// apb_uart
module apb_uart #(
    parameter SYSTEM_FREQUENCY = 50_000_000,
    parameter SAMPLING_RATE = 16
)(
    input pclk,  
    input preset_n,  
    input psel,
    input penable,
    input pwrite,
    input[11:0] paddr,
    input[3:0] pstrb,
    input[31:0] pwdata,
    output pready,
    output pslverr,
    output[31:0] prdata,
    output irq,
    output logic baud_o,
    output logic tick_rx, 
    input cts_n,
    input rx,
    output tx,
    output rts_n
);
export LEC_CHECK = 0
export ABC_AREA = 1
export CAP_MARGIN = 20
export CORE_MARGIN = 2
export CORE_UTILIZATION = 71
export CTS_CLUSTER_DIAMETER = 258
export CTS_CLUSTER_SIZE = 15
export HOLD_SLACK_MARGIN = 0.29
export MAX_ROUTING_LAYER = met4
export SLEW_MARGIN = 20
create_clock -name core_clock -period 11.8 [get_ports {pclk}]
run.sh (not shown) runs the stock make flow with config.mk's settings and CLKGATE_MAP_FILE=.
Then changed:
Settings changed: ABC_AREA 1 to not set, CORE_UTILIZATION 71 to 57, CTS_CLUSTER_DIAMETER 258 to not set, CTS_CLUSTER_SIZE 15 to not set, HOLD_SLACK_MARGIN 0.29 to not set, MAX_ROUTING_LAYER met4 to not set.
Clock period 11.8 ns to 6.06 ns, I/O delays scaled along.
The changed run passed the timing, DRC and antenna checks.
First-iteration DRC count shrinks by well over a third.
Power rises by well over a third.
Non-clock buffer count grows by 6.
Worst setup slack degrades by 3.8 ns.
Sequential share of layout area decreases by 0.78 points.
Final area is higher slightly.
Wire length is lower by a little under a tenth.
Via count falls by about a fifth.
Then changed:
Settings changed: CORE_UTILIZATION 57 to 70, SETUP_SLACK_MARGIN set to 0.85.
Clock period 6.06 ns to 3.44 ns, I/O delays scaled along.
Effect: Synthesized area is unchanged. Wire length came out higher by a few percent. Combinational power came out higher by well over a third. Clock skew came out lower by 0.013 ns. Worst setup slack got worse by 1.4 ns. Sequential power came out higher by well over a third. Maximum frequency came out higher by well over a third. Non-clock buffer count came out higher by 53.
Then changed:
Settings changed: CORE_UTILIZATION 70 to 40, SETUP_SLACK_MARGIN 0.85 to not set.
Clock period 3.44 ns to 20.0 ns, I/O delays scaled along.
Effect:
- worst hold slack gets better by 0.078 ns
- clock power goes down by 83%
- power went down by 83%
- critical path depth decreases by 5
- wire length fell by 3.9%
- register-to-register slack gets better by 15 ns
- die size grows by 73%
- non-clock buffer count fell by 47
- via count is lower by 5.9%

* * *

v39:
Starting RTL as in the previous note.
==> flow/config.mk <==
export PLATFORM = sky130hd
export DESIGN_NAME = apb_uart
export DESIGN_NICKNAME = apb_uart
export VERILOG_FILES = /design/flow/design.v
export SDC_FILE = /design/flow/constraint.sdc
export NUM_CORES = 4
export LEC_CHECK = 0
export ABC_AREA = 1
export CAP_MARGIN = 20
export CELL_PAD_IN_SITES_DETAIL_PLACEMENT = 2
export CELL_PAD_IN_SITES_GLOBAL_PLACEMENT = 2
export CORE_ASPECT_RATIO = 1.01
export CORE_MARGIN = 3
export CORE_UTILIZATION = 33
export CTS_CLUSTER_SIZE = 55
export HOLD_SLACK_MARGIN = 0.14
export PLACE_DENSITY_LB_ADDON = 0.21
export SLEW_MARGIN = 40
export TNS_END_PERCENT = 35
==> flow/constraint.sdc <==
create_clock -name core_clock -period 6.23 [get_ports {pclk}]
set_input_delay 1.2460 -clock core_clock [delete_from_list [all_inputs] [get_ports {pclk}]]
set_output_delay 1.2460 -clock core_clock [all_outputs]
set_load 0.01 [all_outputs]
### v39 -> v58
Settings: TNS_END_PERCENT removed (was 35); PLACE_DENSITY_LB_ADDON removed (was 0.21); ABC_AREA removed (was 1); CORE_UTILIZATION changed from 33 to 40; CELL_PAD_IN_SITES_GLOBAL_PLACEMENT removed (was 2); CELL_PAD_IN_SITES_DETAIL_PLACEMENT removed (was 2); SETUP_SLACK_MARGIN newly set to 3.31; CORE_MARGIN changed from 3 to 7; CTS_CLUSTER_SIZE removed (was 55); CORE_ASPECT_RATIO removed (was 1.01); HOLD_SLACK_MARGIN removed (was 0.14); SLEW_MARGIN changed from 40 to 20; the clock period (ns, I/O delays scaled along) changed from 6.23 to 20.0.
Findings:
[compare] base=v39 new=v58: worst path buffer plus inverter count lower; clock latency on the worst-skew pair -30 ps; adder and majority gate portion of the synthesized area roughly the same. Cmp v58 vs v39: die extent in y lower in v58. Internal power contribution shrinks by more than half when moving from v39 to v58. Looking only at count of antenna diodes in the layout, and setting everything else aside, the lower value of v58 and v39 goes to v39. Measured against v58, the number of tap cells added at floorplan of v39 comes out at 1.3 times the reference value. v58 vs v39: cell count of the worst reg-to-reg path down. Number of instances in the synthesized netlist (higher): v39. Total wire length is higher on v39.
Input-level comparison between v53 and v58:
Settings: CELL_PAD_IN_SITES_DETAIL_PLACEMENT newly set to 1; ABC_AREA newly set to 1; CORE_UTILIZATION changed from 40 to 64; CELL_PAD_IN_SITES_GLOBAL_PLACEMENT newly set to 3; MIN_ROUTING_LAYER newly set to met2; SETUP_SLACK_MARGIN changed from 3.31 to 5.0; CTS_CLUSTER_SIZE newly set to 18; GPL_ROUTABILITY_DRIVEN newly set to 0.
Findings:
v53: it failed with a tool error in 3_1_place_gp_skip_io, so there are no final results.
Compared with v58, number of distinct library cells after synthesis in v53 decreased by more than a quarter.
v58 → v53: cell total in the yosys stat output climbed 815, number of cells produced by synthesis climbed 27%, total cell area reported by yosys after synthesis increased 2.1%.
Re flop and latch count out of synthesis: no difference whatsoever between v58 and v53.
Reported for v53 and v58, share of synthesized registers carrying an async set or reset turned out identical to the last digit.
Relative to v58, the share of synthesized area occupied by flip-flops and latches of v53 is lower by 1.2 points.
Area after synthesis ends up lower on v58.
v53 against v58: die size went down by 0.032 mm²; simple logic cell fraction of the synthesized area picked up an extra 1.3 points; floorplan utilization picked up an extra 24 points.
## Diff of input files: v28 against v53
Settings: GPL_TIMING_DRIVEN newly set to 1; CTS_CLUSTER_SIZE changed from 18 to 10; CELL_PAD_IN_SITES_GLOBAL_PLACEMENT removed (was 3); CORE_ASPECT_RATIO newly set to 1.74; CORE_UTILIZATION changed from 64 to 43; CELL_PAD_IN_SITES_DETAIL_PLACEMENT changed from 1 to 2; GPL_ROUTABILITY_DRIVEN removed (was 0); CAP_MARGIN changed from 20 to 5; CORE_MARGIN changed from 7 to 2; MIN_ROUTING_LAYER removed (was met2).
==> results <==
v28 ran to completion and came out clean on the timing, DRC and antenna checks.
Cmp v28 and v53 / horizontal die size / lower: v28
Reported for v28 and v53, adder and majority gate portion of the synthesized area turned out identical to the last digit.
v28: height of the die about 53% above v53
Mux share of post-synthesis cell area: v28 vs v53 identical
From v53 to v28, share of the synthesized netlist area taken by xor and xnor gates did not move at all.
Placeable core region: v28 and v53 compared, higher one is v28
Reported for v28 and v53, synthesized cell count turned out identical to the last digit.
Re number of synthesized register bits: no difference whatsoever between v28 and v53.
From v28 to v53, synthesized area did not move at all.
Compared with v53, in v28 pre-placement core utilization shows a reduction of 21 points, die size shows an increase of 36%.

* * *

apb_uart again, from the RTL that the note above started with.
==> flow/config.mk <==
export PLATFORM = sky130hd
export DESIGN_NAME = apb_uart
export DESIGN_NICKNAME = apb_uart
export VERILOG_FILES = /design/flow/design.v
export SDC_FILE = /design/flow/constraint.sdc
export NUM_CORES = 4
export LEC_CHECK = 0
export CAP_MARGIN = 20
export CELL_PAD_IN_SITES_DETAIL_PLACEMENT = 2
export CELL_PAD_IN_SITES_GLOBAL_PLACEMENT = 3
export CORE_MARGIN = 7
export CORE_UTILIZATION = 58
export CTS_CLUSTER_SIZE = 60
export MIN_ROUTING_LAYER = met2
export SETUP_SLACK_MARGIN = 5.0
export SLEW_MARGIN = 20
==> flow/constraint.sdc <==
create_clock -name core_clock -period 20.0 [get_ports {pclk}]
set_input_delay 4.0000 -clock core_clock [delete_from_list [all_inputs] [get_ports {pclk}]]
set_output_delay 4.0000 -clock core_clock [all_outputs]
set_load 0.01 [all_outputs]
The baseline died in global placement without I/O.
Change:
ABC_AREA = 1   (was not set)
CAP_MARGIN = 5   (was 20)
CELL_PAD_IN_SITES_DETAIL_PLACEMENT = not set   (was 2)
CELL_PAD_IN_SITES_GLOBAL_PLACEMENT = not set   (was 3)
CORE_ASPECT_RATIO = 0.8   (was not set)
CORE_MARGIN = 2   (was 7)
CORE_UTILIZATION = 60   (was 58)
CTS_CLUSTER_SIZE = not set   (was 60)
MIN_ROUTING_LAYER = not set   (was met2)
SETUP_SLACK_MARGIN = 3.31   (was 5.0)
- With this change the flow finished with timing, DRC and antenna clean
- area after synthesis went up by 2.1%
- synthesized cell count went up by 27%
- die size went down by 8.9%
Change:
ABC_AREA = not set   (was 1)
CAP_MARGIN = 20   (was 5)
CELL_PAD_IN_SITES_DETAIL_PLACEMENT = 1   (was not set)
CELL_PAD_IN_SITES_GLOBAL_PLACEMENT = 3   (was not set)
CORE_ASPECT_RATIO = not set   (was 0.8)
CORE_MARGIN = 7   (was 2)
CORE_UTILIZATION = 64   (was 60)
CTS_CLUSTER_SIZE = 18   (was not set)
GPL_ROUTABILITY_DRIVEN = 0   (was not set)
MIN_ROUTING_LAYER = met2   (was not set)
SETUP_SLACK_MARGIN = 5.0   (was 3.31)
SLEW_MARGIN = 25   (was 20)
After rerunning: This time the run never finished: it broke off in global placement without I/O. Die size stays flat. Area after synthesis drops by 2.1%. Synthesized cell count drops by 21%.
Change:
ABC_AREA = 1   (was not set)
CAP_MARGIN = 5   (was 20)
CELL_PAD_IN_SITES_DETAIL_PLACEMENT = not set   (was 1)
CELL_PAD_IN_SITES_GLOBAL_PLACEMENT = not set   (was 3)
CORE_ASPECT_RATIO = 1.67   (was not set)
CORE_MARGIN = 2   (was 7)
CORE_UTILIZATION = 28   (was 64)
CTS_CLUSTER_SIZE = not set   (was 18)
GPL_ROUTABILITY_DRIVEN = not set   (was 0)
MIN_ROUTING_LAYER = not set   (was met2)
SLEW_MARGIN = 20   (was 25)
This time the run went through all stages and came out clean.
Synthesized cell count rose by 27%.
Synthesized area rises by 2.1%.
Die size is higher by 110%.
Change:
ABC_AREA = not set   (was 1)
CAP_MARGIN = 20   (was 5)
CELL_PAD_IN_SITES_DETAIL_PLACEMENT = 2   (was not set)
CELL_PAD_IN_SITES_GLOBAL_PLACEMENT = 3   (was not set)
CORE_ASPECT_RATIO = not set   (was 1.67)
CORE_MARGIN = 5   (was 2)
CORE_UTILIZATION = 58   (was 28)
CTS_CLUSTER_SIZE = 60   (was not set)
MIN_ROUTING_LAYER = met2   (was not set)
SETUP_SLACK_MARGIN = not set   (was 5.0)
The changed run aborted during global placement without I/O.
Synthesized area goes down by 2.1%.
Die size fell by 50%.
Synthesized cell count is lower by 21%.
Power is estimated from default activity; no workload was simulated.
